==> flow/design.v (excerpt) <==
module ntt_bfu
(
    input                   clk,
    input                   rstn,
    input  [14-1:0] in1,
    input  [14-1:0] in2,
    input  [14-1:0] gamma,
    input                   op,
    output [14-1:0] out1,
    output [14-1:0] out2
);
clock: 5.59 ns
lec_check: 0
cap_margin: 20
core_margin: 2
core_utilization: 72
cts_cluster_diameter: 125
hold_slack_margin: -0.09
place_density: 0.6
slew_margin: 20
run.sh (not shown) runs the stock make flow with config.mk's settings and CLKGATE_MAP_FILE=.
The baseline completed, yet does not pass: negative setup slack.
Then changed:
ABC_AREA = 1   (was not set)
CTS_CLUSTER_DIAMETER = 400   (was 125)
CTS_CLUSTER_SIZE = 100   (was not set)
HOLD_SLACK_MARGIN = not set   (was -0.09)
clock period = 3.56 ns   (was 5.59 ns; I/O delays follow)
Result: The changed run aborted during 5_1_grt. Die area goes up by 3.4%. Synthesized area increases by about 3.4%. Synthesized cell count grows by 22%.
Then changed:
ABC_AREA = not set   (was 1)
CTS_CLUSTER_DIAMETER = 81   (was 400)
CTS_CLUSTER_SIZE = not set   (was 100)
PLACE_DENSITY = 0.4   (was 0.6)
clock period = 5.59 ns   (was 3.56 ns; I/O delays follow)
Result:
- Now the flow completed and failed the layout checks on negative setup slack
- area after synthesis came out lower by 3.3%
- die area came out lower by about 3.3%
- synthesized cell count came out lower by about 18%
Then changed:
CTS_CLUSTER_DIAMETER = not set   (was 81)
PLACE_DENSITY = not set   (was 0.4)
PLACE_DENSITY_LB_ADDON = 0.05   (was not set)
SETUP_SLACK_MARGIN = 1.66   (was not set)
After rerunning:
- This time the run ended with an error in 5_1_grt
- synthesized cell count does not change
- synthesized area does not change
- die size is unchanged
Then changed:
CORE_UTILIZATION = 40   (was 72)
PLACE_DENSITY = 0.6   (was not set)
PLACE_DENSITY_LB_ADDON = not set   (was 0.05)
SETUP_SLACK_MARGIN = not set   (was 1.66)
clock period = 6.4 ns   (was 5.59 ns; I/O delays follow)
Outcome: Now the flow finished with timing, DRC and antenna clean; die size grows by about 80%; synthesized area is unchanged; synthesized cell count stays the same.

---

## run A
Starting RTL as in the previous note.
Settings: LEC_CHECK=0, CAP_MARGIN=10, CORE_ASPECT_RATIO=1.34, CORE_MARGIN=2, CORE_UTILIZATION=43, CTS_CLUSTER_SIZE=38, GPL_ROUTABILITY_DRIVEN=0, GPL_TIMING_DRIVEN=0, PLACE_DENSITY=0.84, SLEW_MARGIN=20, TNS_END_PERCENT=15; clock period 6.5 ns.
Final checks on run A, whose flow otherwise completed, came back failing, citing setup timing.
--- input diff run A..run B ---
- CORE_ASPECT_RATIO no longer set, was 1.34
- CAP_MARGIN now 20, was 10
- GPL_TIMING_DRIVEN no longer set, was 0
- CTS_CLUSTER_SIZE no longer set, was 38
- PLACE_DENSITY now 0.6, was 0.84
- CORE_UTILIZATION now 26, was 43
- GPL_ROUTABILITY_DRIVEN no longer set, was 0
- TNS_END_PERCENT no longer set, was 15
- the clock period (ns, I/O delays scaled along) now 9.51, was 6.5
- The final layout from run B, which completed every stage, passed the timing, design-rule and antenna checks at the end of the flow.
- Of run A and run B, run A shows the lower number of well taps, with run B above it.
- Compared run A against run B; sequential share of layout area within noise.
- Compared with run A, in run B final area held steady, minimum setup slack after placement grew by 2.06 ns.
- Looking only at cell count along the critical path, and setting everything else aside, the higher value of run A and run B goes to run A.
- Number of placed instances, taps included: run B > run A
Input-level comparison between run C and run B:
- changing CORE_UTILIZATION from 26 to 40
- changing the clock period (ns, I/O delays scaled along) from 9.51 to 6.5
- [compare] base=run B new=run C: final-layout fill cell count -5119; number of resized instances in the post-cts repair step +3; async set or reset register ratio after synthesis ~0 delta.
- Area of all placed cells without fillers on run C is behind run B.
- Total detailed-routing wirelength in run C vs run B: up 7.1%
- Buffer and inverter count on the worst path in run C is 2 higher than in run B
- Of run C and run B, the run reporting the higher placed instance count was run B.
- Per the comparison of run C with run B, area added between synthesis and finish rose 1.3 points, clock buffer count rose about 7%.
Setup changes, run C to run D
- TNS_END_PERCENT newly set to 15
- CORE_ASPECT_RATIO newly set to 0.56
- CTS_CLUSTER_SIZE newly set to 38
- PLACE_DENSITY removed (was 0.6)
--- outcome ---
The flow completed for run D, but it is not clean: the layout still shows setup timing.
Run D vs. run C: smallest setup slack after layout saw a decrease.
Between run D and run C, it is run D whose all-layer global routing usage is higher, by 1.3 points.
Area: run D vs run C -> run D smaller
